Design ame_sobel_filter, start of the top module:
module ame_sobel_filter #(
    parameter LINE_DATA_BITS = 7,
    parameter COMP_DATA_BITS = 8
) (
    input logic clk_i,
    input logic rst_n_i,
    input  logic comp_init_i,
    output logic comp_done_o,
    input logic [5:0] [LINE_DATA_BITS-1:0] line_data_i,
    output logic [3:0] [3:0] [COMP_DATA_BITS-1:0] comp_data_o
);
Size: about 1500 cells after synthesis, roughly 140 flip-flops, ~14000 um^2 of cells after synthesis.
clock: 4.1 ns
lec_check: 0
cap_margin: 5
cell_pad_in_sites_detail_placement: 0
core_margin: 2
core_utilization: 66
cts_cluster_diameter: 44
cts_cluster_size: 40
setup_slack_margin: 0.93
slew_margin: 5
tns_end_percent: 5
run.sh (not shown) runs the stock make flow with config.mk's settings and CLKGATE_MAP_FILE=.
==> next run, changes <==
- CAP_MARGIN: 5 -> 20
- CELL_PAD_IN_SITES_DETAIL_PLACEMENT: 0 -> not set
- CORE_UTILIZATION: 66 -> 65
- CTS_CLUSTER_DIAMETER: 44 -> not set
- CTS_CLUSTER_SIZE: 40 -> not set
- SETUP_SLACK_MARGIN: 0.93 -> not set
- SLEW_MARGIN: 5 -> 20
- TNS_END_PERCENT: 5 -> not set
- clock period: 4.1 -> 3.87 ns (I/O delays scaled with it)
What happened: The changed run passed the timing, design-rule and antenna checks. Power fell by about 8%. Combinational power fell by about 10%. Critical path depth fell by 1. Wire length fell by 20%. Utilization fell by 6.2 points. Via count fell by about 11%. Count of clock-buffer cells in the layout does not change. Synthesized area stays the same.
==> next run, changes <==
- ABC_AREA: not set -> 1
- CORE_UTILIZATION: 65 -> 67
- CTS_CLUSTER_SIZE: not set -> 73
Clock-buffer cell count climbs by 4.
Register-to-register slack gains 0.27 ns.
Routed wire length climbs by 14%.
Sequential share of layout area drops by 1.0 points.
Via count climbs by 24%.
Clock power climbs by about 5%.
Die size climbs by 6.3%.
Worst hold slack loses 0.060 ns.
Cell area climbs by about 5.6%.
Synthesized cell count climbs by 45%.
==> next run, changes <==
- ABC_AREA: 1 -> not set
- CORE_UTILIZATION: 67 -> 72
- CTS_CLUSTER_SIZE: 73 -> not set
- PLACE_DENSITY: not set -> 0.95
- clock period: 3.87 -> 3.11 ns (I/O delays scaled with it)
Effect: The changed run aborted during 4_1_cts. Synthesized cell count is lower by 31%. Die size is lower by 15%. Area after synthesis is lower by 8.8%.
==> next run, changes <==
- CORE_UTILIZATION: 72 -> 40
- PLACE_DENSITY: 0.95 -> not set
- clock period: 3.11 -> 5.0 ns (I/O delays scaled with it)
What happened: This time the run went through all stages and came out clean; die area went up by 77%; synthesized cell count stays the same; area after synthesis does not change.

red:
Starting RTL as in the previous note.
==> flow/config.mk <==
export PLATFORM = sky130hd
export DESIGN_NAME = ame_sobel_filter
export DESIGN_NICKNAME = ame_sobel_filter
export VERILOG_FILES = /design/flow/design.v
export SDC_FILE = /design/flow/constraint.sdc
export NUM_CORES = 4
export LEC_CHECK = 0
export CAP_MARGIN = 30
export CORE_ASPECT_RATIO = 1.4
export CORE_MARGIN = 2
export CORE_UTILIZATION = 40
export CTS_CLUSTER_DIAMETER = 342
export CTS_CLUSTER_SIZE = 99
export SETUP_SLACK_MARGIN = -0.48
export SLEW_MARGIN = 20
export TNS_END_PERCENT = 5
==> flow/constraint.sdc <==
create_clock -name core_clock -period 5.0 [get_ports {clk_i}]
set_input_delay 1.0000 -clock core_clock [delete_from_list [all_inputs] [get_ports {clk_i}]]
set_output_delay 1.0000 -clock core_clock [all_outputs]
set_load 0.01 [all_outputs]
Input-level comparison between blue and red:
# red
export LEC_CHECK = 0
export CAP_MARGIN = 30
export CORE_ASPECT_RATIO = 1.4
export CORE_MARGIN = 2
export CORE_UTILIZATION = 40
export CTS_CLUSTER_DIAMETER = 342
export CTS_CLUSTER_SIZE = 99
export SETUP_SLACK_MARGIN = -0.48
export SLEW_MARGIN = 20
export TNS_END_PERCENT = 5
create_clock -name core_clock -period 5.0 [get_ports {clk_i}]
# blue
export LEC_CHECK = 0
export ABC_AREA = 1
export CAP_MARGIN = 20
export CORE_ASPECT_RATIO = 0.5
export CORE_MARGIN = 9
export CORE_UTILIZATION = 61
export CTS_CLUSTER_DIAMETER = 216
export CTS_CLUSTER_SIZE = 98
export HOLD_SLACK_MARGIN = 0.29
export SLEW_MARGIN = 20
export TNS_END_PERCENT = 5
create_clock -name core_clock -period 5.0 [get_ports {clk_i}]
==> results <==
Between red and blue, the flow reports yosys cell count increasing by more than a quarter. Combinational power share (lower): blue. When blue is measured against red, its part of the power in registers turns out 0.9 points lower. Min worst setup slack across blue and red: red. Relative to red, final cell count has gone up in blue. Diff red..blue | number of sequential storage elements | unchanged. red ended up with comp_data[54]$_DFFE_PN0N_ as its critical path capture point; blue ended up with comp_data[92]$_DFFE_PN0N_. In blue the yosys stat chip area turned out about 10% higher than in red. blue ends up with a switching share of power that is 3.6 points higher than in red.
--- input diff blue..green ---
# blue
export LEC_CHECK = 0
export ABC_AREA = 1
export CAP_MARGIN = 20
export CORE_ASPECT_RATIO = 0.5
export CORE_MARGIN = 9
export CORE_UTILIZATION = 61
export CTS_CLUSTER_DIAMETER = 216
export CTS_CLUSTER_SIZE = 98
export HOLD_SLACK_MARGIN = 0.29
export SLEW_MARGIN = 20
export TNS_END_PERCENT = 5
create_clock -name core_clock -period 5.0 [get_ports {clk_i}]
# green
export LEC_CHECK = 0
export ABC_AREA = 1
export CAP_MARGIN = 20
export CORE_ASPECT_RATIO = 0.5
export CORE_MARGIN = 2
export CORE_UTILIZATION = 59
export CTS_CLUSTER_DIAMETER = 216
export CTS_CLUSTER_SIZE = 98
export PLACE_DENSITY = 0.91
export SLEW_MARGIN = 20
export TNS_END_PERCENT = 5
create_clock -name core_clock -period 5.0 [get_ports {clk_i}]
--- outcome ---
Status: clock network fraction of design power parity (blue, green). green — number of tap cells added at floorplan 8 higher, blue as reference. green reached the final stage; the timing, design-rule and antenna checks on its layout passed. Relative to blue, switching portion of total power has gone down in green. Looking at blue and green, the clock network area share is a wash. Against blue, worst vdd rail ir drop in green rose by more than a quarter.
The inputs of orange differ from those of green as listed below.
# green
export LEC_CHECK = 0
export ABC_AREA = 1
export CAP_MARGIN = 20
export CORE_ASPECT_RATIO = 0.5
export CORE_MARGIN = 2
export CORE_UTILIZATION = 59
export CTS_CLUSTER_DIAMETER = 216
export CTS_CLUSTER_SIZE = 98
export PLACE_DENSITY = 0.91
export SLEW_MARGIN = 20
export TNS_END_PERCENT = 5
create_clock -name core_clock -period 5.0 [get_ports {clk_i}]
# orange
export LEC_CHECK = 0
export CAP_MARGIN = 30
export CORE_ASPECT_RATIO = 1.4
export CORE_MARGIN = 2
export CORE_UTILIZATION = 70
export CTS_CLUSTER_DIAMETER = 342
export CTS_CLUSTER_SIZE = 99
export SLEW_MARGIN = 20
export TNS_END_PERCENT = 15
create_clock -name core_clock -period 5.0 [get_ports {clk_i}]
==> comparison <==
[compare] base=green new=orange: amount of wire on met3 after detailed routing lower; arrival time of the worst setup path now larger; via count dropped 3003. The cell total in the yosys stat output of orange falls short of that of green by about 30%. Changes observed in orange relative to green: combinational power saw an increase; signed area change from the synthesized netlist to the final layout increased 0.98 points.

Setup of v10:
Starting RTL as in the previous note.
clock: 5.0 ns
lec_check: 0
cap_margin: 30
cell_pad_in_sites_global_placement: 3
core_aspect_ratio: 0.5
core_margin: 2
core_utilization: 40
cts_cluster_diameter: 342
cts_cluster_size: 99
place_density: 0.6
slew_margin: 20
### v10 -> v33
--- a/flow/config.mk
+++ b/flow/config.mk
@@ -7,4 +7,4 @@
 export LEC_CHECK = 0
-export CAP_MARGIN = 30
-export CELL_PAD_IN_SITES_GLOBAL_PLACEMENT = 3
+export ABC_AREA = 1
+export CAP_MARGIN = 20
 export CORE_ASPECT_RATIO = 0.5
@@ -12,5 +12,5 @@
 export CORE_UTILIZATION = 40
-export CTS_CLUSTER_DIAMETER = 342
-export CTS_CLUSTER_SIZE = 99
-export PLACE_DENSITY = 0.6
+export CTS_CLUSTER_DIAMETER = 216
+export CTS_CLUSTER_SIZE = 98
 export SLEW_MARGIN = 20
+export TNS_END_PERCENT = 5
[summary]
v33 ended up with a higher non-clock inverter instance count of the final layout than v10 did. Delta (v33 minus v10): aggregate global-route resource usage +0.19 points; tap cell count went up 55. When v33 is measured against v10, its design area turns out about 7% higher. Between v33 and v10, it is v33 whose mean post-synth cell area is lower, by 2.4 um^2. Die: v33 bigger than v10. For the overall power after layout, v33 came in 0.91 mW lower than v10 did. Per the comparison of v33 with v10, portion of total power attributed to sequential cells picked up an extra 0.7 points; clock buffer count in the final layout lost 2.
--- input diff v33..v32 ---
--- a/flow/config.mk
+++ b/flow/config.mk
@@ -11,6 +11,6 @@
 export CORE_MARGIN = 2
-export CORE_UTILIZATION = 40
-export CTS_CLUSTER_DIAMETER = 216
+export CORE_UTILIZATION = 68
+export CTS_CLUSTER_DIAMETER = 321
 export CTS_CLUSTER_SIZE = 98
+export PLACE_DENSITY = 0.39
 export SLEW_MARGIN = 20
-export TNS_END_PERCENT = 5
==> flow/constraint.sdc <==
create_clock -name core_clock -period 3.17 [get_ports {clk_i}]
set_input_delay 0.6340 -clock core_clock [delete_from_list [all_inputs] [get_ports {clk_i}]]
set_output_delay 0.6340 -clock core_clock [all_outputs]
set_load 0.01 [all_outputs]
## What came out
The flow for v32 finished, though final verification flagged setup timing.
Utilization v33 -> v32: up
v32 ended with more combinational power than v33.
For the initial core utilization, v32 came in 29 points higher than v33 did.
As far as clock-buffer cell count goes, v32 and v33 are indistinguishable; the numbers are identical.
Of v32 and v33, the higher sequential share of layout area belongs to v33.
Modified inputs, v22 compared to v32
--- a/flow/config.mk
+++ b/flow/config.mk
@@ -9,5 +9,5 @@
 export CAP_MARGIN = 20
-export CORE_ASPECT_RATIO = 0.5
+export CORE_ASPECT_RATIO = 1.38
 export CORE_MARGIN = 2
-export CORE_UTILIZATION = 68
+export CORE_UTILIZATION = 72
 export CTS_CLUSTER_DIAMETER = 321
Notes after the runs:
- v22 did not finish; the tool stopped in 5_1_grt with error GRT-0232.
- Synthesized cell count came out exactly the same in v22 and v32.
- Re register bit total from synthesis: no difference whatsoever between v32 and v22.
- Compared with v32, in v22 number of flops mapped to enable cells by yosys essentially unchanged; area of the chip decreased about 5.6%.
The inputs of v51 differ from those of v22 as listed below.
--- a/flow/config.mk
+++ b/flow/config.mk
@@ -7,10 +7,5 @@
 export LEC_CHECK = 0
-export ABC_AREA = 1
 export CAP_MARGIN = 20
-export CORE_ASPECT_RATIO = 1.38
 export CORE_MARGIN = 2
-export CORE_UTILIZATION = 72
-export CTS_CLUSTER_DIAMETER = 321
-export CTS_CLUSTER_SIZE = 98
-export PLACE_DENSITY = 0.39
+export CORE_UTILIZATION = 40
 export SLEW_MARGIN = 20
==> flow/constraint.sdc <==
create_clock -name core_clock -period 4.3 [get_ports {clk_i}]
set_input_delay 0.8600 -clock core_clock [delete_from_list [all_inputs] [get_ports {clk_i}]]
set_output_delay 0.8600 -clock core_clock [all_outputs]
set_load 0.01 [all_outputs]
==> results <==
v51: full flow OK, the timing, design-rule and antenna checks passed. For floorplan die width, dividing the value from v51 by the value from v22 gives 1.5. Cmp v22 and v51 / synthesized area / lower: v51. Per the comparison of v51 with v22, count of distinct cell types in the synthesized netlist grew by 18; number of core rows grew by 9.5%.
Power is estimated from default activity; no workload was simulated.
